==> branch tundra <==
## top
module top #(parameter WIDTH = 32)
(
	input				   clk,
	input				   rst,
	input 				   div_ready,
	input 				   div_datavalid_i,
	input 	   [WIDTH-1:0] div_dividend_i,
	input 	   [WIDTH-1:0] div_divisor_i,
	output reg 		 	   div_doing_o,
	output reg 		 	   div_qrvalid_o,
	output reg [WIDTH-1:0] div_quotient_o,
	output reg [WIDTH-1:0] div_remainder_o
);
reg [2*WIDTH  :0] div_remainder_r 	[WIDTH-1:0];
reg [2*WIDTH-1:0] div_divisor_r   	[WIDTH-1:0];
reg [  WIDTH-1:0] div_quotient_r  	[WIDTH-1:0];
reg               div_data_valid_r 	[WIDTH-1:0];
reg 		 	  div_qrvalid_r;
reg [WIDTH-1:0]   div_quotiento_r;
reg [WIDTH-1:0]   div_remaindero_r;
always @(posedge clk) begin
    if (rst) begin
    	div_doing_o <= 1'b0;
    end
    else if (div_qrvalid_o) begin
      	div_doing_o <= 1'b0;
    end
    else if(div_datavalid_i) begin
      	div_doing_o <= 1'b1;
    end
end
always @(posedge clk ) begin
	if (rst) begin
    	div_quotient_o 	<= 1'b0;
		div_remainder_o	<= 0;
		div_qrvalid_o	<=0;
    end
	else if (div_ready)begin
		div_quotient_o 	<= 1'b0;
		div_remainder_o	<= 0;
		div_qrvalid_o	<=0;
	end
	else if(div_qrvalid_r)begin
		div_quotient_o 	<= div_quotiento_r;
		div_remainder_o	<= div_remaindero_r;
		div_qrvalid_o	<= div_qrvalid_r;
	end
end
genvar div_m_var;
always @ (posedge clk ) begin
	if (rst) begin
		div_remainder_r	[0] <= {2*WIDTH+1{1'b0}};
		div_divisor_r  	[0] <= {2*WIDTH  {1'b0}};
  ...
Settings: LEC_CHECK=0, ABC_AREA=1, CAP_MARGIN=20, CORE_MARGIN=2, CORE_UTILIZATION=72, HOLD_SLACK_MARGIN=-0.08, PLACE_DENSITY=0.95, SETUP_SLACK_MARGIN=1.1, SLEW_MARGIN=20; clock period 3.72 ns.
run.sh (not shown) runs the stock make flow with config.mk's settings and CLKGATE_MAP_FILE=.
==> branch amber: changes against branch tundra <==
==> flow/config.mk (replaced) <==
export PLATFORM = sky130hd
export DESIGN_NAME = top
export DESIGN_NICKNAME = top
export VERILOG_FILES = /design/flow/design.v
export SDC_FILE = /design/flow/constraint.sdc
export NUM_CORES = 4
export LEC_CHECK = 0
export CAP_MARGIN = 20
export CELL_PAD_IN_SITES_GLOBAL_PLACEMENT = 2
export CORE_ASPECT_RATIO = 1.12
export CORE_MARGIN = 2
export CORE_UTILIZATION = 52
export CTS_CLUSTER_SIZE = 17
export GPL_ROUTABILITY_DRIVEN = 1
export GPL_TIMING_DRIVEN = 0
export MAX_ROUTING_LAYER = met5
export MIN_ROUTING_LAYER = met1
export SLEW_MARGIN = 15
==> flow/constraint.sdc (replaced) <==
create_clock -name core_clock -period 4.54 [get_ports {clk}]
set_input_delay 0.9080 -clock core_clock [delete_from_list [all_inputs] [get_ports {clk}]]
set_output_delay 0.9080 -clock core_clock [all_outputs]
set_load 0.01 [all_outputs]
==> branch sierra: changes against branch tundra <==
==> flow/config.mk (replaced) <==
export PLATFORM = sky130hd
export DESIGN_NAME = top
export DESIGN_NICKNAME = top
export VERILOG_FILES = /design/flow/design.v
export SDC_FILE = /design/flow/constraint.sdc
export NUM_CORES = 4
export LEC_CHECK = 0
export CAP_MARGIN = 20
export CORE_MARGIN = 2
export CORE_UTILIZATION = 40
export SLEW_MARGIN = 20
==> flow/constraint.sdc (replaced) <==
create_clock -name core_clock -period 6.58 [get_ports {clk}]
set_input_delay 1.3160 -clock core_clock [delete_from_list [all_inputs] [get_ports {clk}]]
set_output_delay 1.3160 -clock core_clock [all_outputs]
set_load 0.01 [all_outputs]
==> branch zinc: changes against branch tundra <==
==> flow/config.mk (replaced) <==
export PLATFORM = sky130hd
export DESIGN_NAME = top
export DESIGN_NICKNAME = top
export VERILOG_FILES = /design/flow/design.v
export SDC_FILE = /design/flow/constraint.sdc
export NUM_CORES = 4
export LEC_CHECK = 0
export ABC_AREA = 1
export CAP_MARGIN = 20
export CELL_PAD_IN_SITES_DETAIL_PLACEMENT = 1
export CORE_ASPECT_RATIO = 1.66
export CORE_MARGIN = 2
export CORE_UTILIZATION = 40
export GPL_TIMING_DRIVEN = 0
export MAX_ROUTING_LAYER = met5
export SLEW_MARGIN = 35
==> flow/constraint.sdc (replaced) <==
create_clock -name core_clock -period 7.5 [get_ports {clk}]
set_input_delay 1.5000 -clock core_clock [delete_from_list [all_inputs] [get_ports {clk}]]
set_output_delay 1.5000 -clock core_clock [all_outputs]
set_load 0.01 [all_outputs]
==> Slide: Implementation Results <==
Flow Results at a Glance

Run status
  – Violated checks: setup timing
  – Outcome: complete, but fails checks

Logic synthesis
  – Xor+xnor area frac: a little under 7%
  – Mean Syn Cell Area: around 8.5 µm²
  – Mapped Cells: approximately 25000
  – Syn nets: approximately 27000
  – Yosys cell count: 24528
  – Fa+ha+maj area frac: roughly 13%

Placement
  – Routability cong.: approximately 0.97
  – Placed instance area: 220000 µm²
  – Setup slack at placement: -1.40 ns

Timing
  – Setup-failing EPs final: around 300
  – Fin worst setup slack: -0.979 ns
(the above is from branch amber)
==> Slide: Implementation Results <==
Flow Results at a Glance

Placement
  – Routability cong.: between 1 and 1.5
  – Placed instance area: between 200000 and 300000 µm²

Logic synthesis
  – Yosys cell count: 37000
  – Xor+xnor area frac: under 10%
  – Mean Syn Cell Area: about 6.3 µm²
  – Main logic family after synthesis: simple AND/OR/NAND/NOR gates
  – Mapped Cells: ~37000
  – Syn nets: around 39000
  – Fa+ha+maj area frac: between 10 and 15%
  – Mux share: 0%

Run status
  – Tool error: [ERROR GRT-0232] Routing congestion too high. Check the congestion heatmap in the GUI.
  – Last stage: 5_1_grt
  – Outcome: stopped before the end
(the above is from branch tundra)
==> Slide: Implementation Results <==
Flow Results at a Glance

Run status
  – Outcome: complete, no violations

Logic synthesis
  – Syn nets: between 20000 and 30000
  – Yosys cell count: 24528
  – Mean Syn Cell Area: about 8.5 µm²
  – Fa+ha+maj area frac: between 10% and 20%
  – Xor+xnor area frac: about 7%
  – Mapped Cells: 24528

Worst setup path
  – R2r worst-path depth: 24
  – Cell mode on critical path: a21o_1
  – Crit path from: div_remainder_r[3][32]

Clock tree
  – Worst-path clk slew: ~0.060 ns

Placement
  – Routability cong.: approximately 0.89
  – Placed instance area: about 220000 µm²

Layout
  – Logic share of the area: 58.4%
  – Non-clk buf share: under 10%

Power
  – Sw Pwr: about 11000 µW
  – Clock power share: between 40% and 50%

Timing
  – Fin worst setup slack: around 0.42 ns
  – Setup-failing EPs final: 0
(the above is from branch sierra)
==> Slide: Implementation Results <==
Flow Results at a Glance

Placement
  – Setup slack at placement: roughly 1.8 ns
  – Routability cong.: between 1 and 1.5

Timing
  – Fin worst setup slack: about 1.7 ns
  – Setup-failing EPs final: 0

Logic synthesis
  – Yosys cell count: 37000
  – Syn nets: 39117
  – Mapped Cells: between 30000 and 40000
  – Fa+ha+maj area frac: 11.2%

Detailed routing
  – Drt total wl: 1270000 µm

Worst setup path
  – CP endpoint: div_remainder_r[8][62]

Clock tree
  – Post-CTS Setup Inserts: 0
  – PostCTS Resize Cnt: 0
  – Hold-fix buffers at CTS: 0

Run status
  – Outcome: complete, no violations

Die
  – Chip area: between 500000 and 600000 µm²
(the above is from branch zinc)

========
==> pepper <==
==> flow/design.v <==
module top #(parameter WIDTH = 32)
(
	input				   clk,
	input				   rst,
	input 				   div_ready,
	input 				   div_datavalid_i,
	input 	   [WIDTH-1:0] div_dividend_i,
	input 	   [WIDTH-1:0] div_divisor_i,
	output reg 		 	   div_doing_o,
	output reg 		 	   div_qrvalid_o,
	output reg [WIDTH-1:0] div_quotient_o,
	output reg [WIDTH-1:0] div_remainder_o
);
reg [2*WIDTH  :0] div_remainder_r 	[WIDTH-1:0];
reg [2*WIDTH-1:0] div_divisor_r   	[WIDTH-1:0];
reg [  WIDTH-1:0] div_quotient_r  	[WIDTH-1:0];
reg               div_data_valid_r 	[WIDTH-1:0];
reg 		 	  div_qrvalid_r;
reg [WIDTH-1:0]   div_quotiento_r;
reg [WIDTH-1:0]   div_remaindero_r;
always @(posedge clk) begin
    if (rst) begin
    	div_doing_o <= 1'b0;
    end
    else if (div_qrvalid_o) begin
      	div_doing_o <= 1'b0;
    end
    else if(div_datavalid_i) begin
      	div_doing_o <= 1'b1;
    end
end
always @(posedge clk ) begin
	if (rst) begin
    	div_quotient_o 	<= 1'b0;
		div_remainder_o	<= 0;
		div_qrvalid_o	<=0;
    end
	else if (div_ready)begin
		div_quotient_o 	<= 1'b0;
		div_remainder_o	<= 0;
		div_qrvalid_o	<=0;
	end
	else if(div_qrvalid_r)begin
		div_quotient_o 	<= div_quotiento_r;
		div_remainder_o	<= div_remaindero_r;
		div_qrvalid_o	<= div_qrvalid_r;
	end
end
genvar div_m_var;
always @ (posedge clk ) begin
	if (rst) begin
		div_remainder_r	[0] <= {2*WIDTH+1{1'b0}};
		div_divisor_r  	[0] <= {2*WIDTH  {1'b0}};
		div_quotient_r 	[0] <= {  WIDTH  {1'b0}};
		div_data_valid_r[0] <=            1'b0  ;
	end else if (div_datavalid_i) begin
		if (|div_divisor_i) begin 
			div_remainder_r	[0] 	<= (div_dividend_i<<1) - (div_divisor_i<<WIDTH);
			div_divisor_r  	[0] 	<= div_divisor_i<<WIDTH;
			div_quotient_r 	[0] 	<= {  WIDTH  {1'b0}};
			div_data_valid_r[0] 	<=            1'b1  ;
		end else begin
			div_remainder_r	[0] 	<= {2*WIDTH+1{1'b0}};
			div_divisor_r  	[0] 	<= {2*WIDTH  {1'b0}};
			div_quotient_r 	[0] 	<= {  WIDTH  {1'b0}};
			div_data_valid_r[0] 	<=            1'b0  ;
		end
	end else begin
		div_remainder_r	[0]		<= {2*WIDTH+1{1'b0}};
		div_divisor_r  	[0]		<= {2*WIDTH  {1'b0}};
		div_quotient_r 	[0]		<= {  WIDTH  {1'b0}};
		div_data_valid_r[0]		<=            1'b0  ;
	end
end
generate
for (div_m_var=1;div_m_var<WIDTH;div_m_var=div_m_var+1) begin: calculate_cycle
	always @ (posedge clk ) begin
		if (rst) begin
			div_remainder_r[div_m_var] 	<= {2*WIDTH+1{1'b0}};
			div_divisor_r  [div_m_var] 	<= {2*WIDTH  {1'b0}};
			div_quotient_r [div_m_var] 	<= {  WIDTH  {1'b0}};
			div_data_valid_r[div_m_var] <=            1'b0  ;
		end else if (div_data_valid_r[div_m_var-1]) begin
			if (div_remainder_r[div_m_var-1][2*WIDTH]) begin 
				div_remainder_r[div_m_var] <= ((div_remainder_r[div_m_var-1]+div_divisor_r[div_m_var-1])<<1) - div_divisor_r[div_m_var-1];
				div_divisor_r  [div_m_var] <= div_divisor_r  [div_m_var-1];
				div_quotient_r [div_m_var] <= div_quotient_r [div_m_var-1]<<1 ;
				div_data_valid_r[div_m_var] <= div_data_valid_r[div_m_var-1];
			end else begin 
				div_remainder_r[div_m_var] <= (div_remainder_r[div_m_var-1]<<1) - div_divisor_r[div_m_var-1];
				div_divisor_r  [div_m_var] <= div_divisor_r  [div_m_var-1];
				div_quotient_r [div_m_var] <= (div_quotient_r [div_m_var-1]<<1) + 1'b1;
				div_data_valid_r[div_m_var] <= div_data_valid_r[div_m_var-1];
			end
		end else begin
			div_remainder_r[div_m_var] <= div_remainder_r[div_m_var-1];
			div_divisor_r  [div_m_var] <= div_divisor_r  [div_m_var-1];
			div_quotient_r [div_m_var] <= div_quotient_r [div_m_var-1];
			div_data_valid_r[div_m_var] <= div_data_valid_r[div_m_var-1];
		end
	end
end
endgenerate
always @ (posedge clk ) begin
	if (rst) begin
		div_remaindero_r <= {WIDTH{1'b0}};
		div_remaindero_r  <= {WIDTH{1'b0}};
		div_qrvalid_r  <=        1'b0  ;
	end else if (div_data_valid_r[WIDTH-1]) begin
		if (div_remainder_r[WIDTH-1][2*WIDTH]) begin
			div_remaindero_r <= (div_remainder_r[WIDTH-1]+div_divisor_r[WIDTH-1])>>WIDTH;
			div_quotiento_r  <= div_quotient_r [WIDTH-1]<<1;
			div_qrvalid_r  <= div_data_valid_r[WIDTH-1];
		end else begin
			div_remaindero_r <= div_remainder_r[WIDTH-1]>>WIDTH;
			div_quotiento_r  <= (div_quotient_r [WIDTH-1]<<1) + 1'b1;
			div_qrvalid_r  <= div_data_valid_r[WIDTH-1];
		end
	end else begin
			div_qrvalid_r  <= div_data_valid_r[WIDTH-1];
	end
end
endmodule
==> flow/run.sh <==
#!/bin/bash
# the make line also repeats each setting of config.mk as NAME=value (left out here)
make -C /OpenROAD-flow-scripts/flow DESIGN_CONFIG=/design/flow/config.mk WORK_HOME=/design/flow/orfs CLKGATE_MAP_FILE= finish
==> flow/config.mk <==
export PLATFORM = sky130hd
export DESIGN_NAME = top
export DESIGN_NICKNAME = top
export VERILOG_FILES = /design/flow/design.v
export SDC_FILE = /design/flow/constraint.sdc
export NUM_CORES = 4
export LEC_CHECK = 0
export CAP_MARGIN = 20
export CORE_MARGIN = 2
export CORE_UTILIZATION = 72
export PLACE_DENSITY = 0.95
export SLEW_MARGIN = 20
==> flow/constraint.sdc <==
create_clock -name core_clock -period 5.2 [get_ports {clk}]
set_input_delay 1.0400 -clock core_clock [delete_from_list [all_inputs] [get_ports {clk}]]
set_output_delay 1.0400 -clock core_clock [all_outputs]
set_load 0.01 [all_outputs]
==> inputs of yarrow, as changes to pepper <==
--- a/flow/config.mk
+++ b/flow/config.mk
@@ -9,4 +9,3 @@
 export CORE_MARGIN = 2
-export CORE_UTILIZATION = 72
-export PLACE_DENSITY = 0.95
+export CORE_UTILIZATION = 40
 export SLEW_MARGIN = 20
==> flow/constraint.sdc (replaced) <==
create_clock -name core_clock -period 7.5 [get_ports {clk}]
set_input_delay 1.5000 -clock core_clock [delete_from_list [all_inputs] [get_ports {clk}]]
set_output_delay 1.5000 -clock core_clock [all_outputs]
set_load 0.01 [all_outputs]
==> inputs of maple, as changes to pepper <==
--- a/flow/config.mk
+++ b/flow/config.mk
@@ -9,4 +9,3 @@
 export CORE_MARGIN = 2
-export CORE_UTILIZATION = 72
-export PLACE_DENSITY = 0.95
+export CORE_UTILIZATION = 15
 export SLEW_MARGIN = 20
==> flow/constraint.sdc (replaced) <==
create_clock -name core_clock -period 6.58 [get_ports {clk}]
set_input_delay 1.3160 -clock core_clock [delete_from_list [all_inputs] [get_ports {clk}]]
set_output_delay 1.3160 -clock core_clock [all_outputs]
set_load 0.01 [all_outputs]
==> notes <==
- yarrow went through all stages and came out clean. maple completed without violations. pepper died in global routing.
- Against maple, the non-clock buffer count of yarrow is lower by 68.
- Against maple, the cell area of yarrow is smaller by about 5.4%.
- Against maple, the clock-buffer cell count of yarrow is higher by 27.
- Of maple and yarrow, yarrow has the higher register-to-register slack (gap 0.58 ns).
Power and IR drop assume default switching activity.
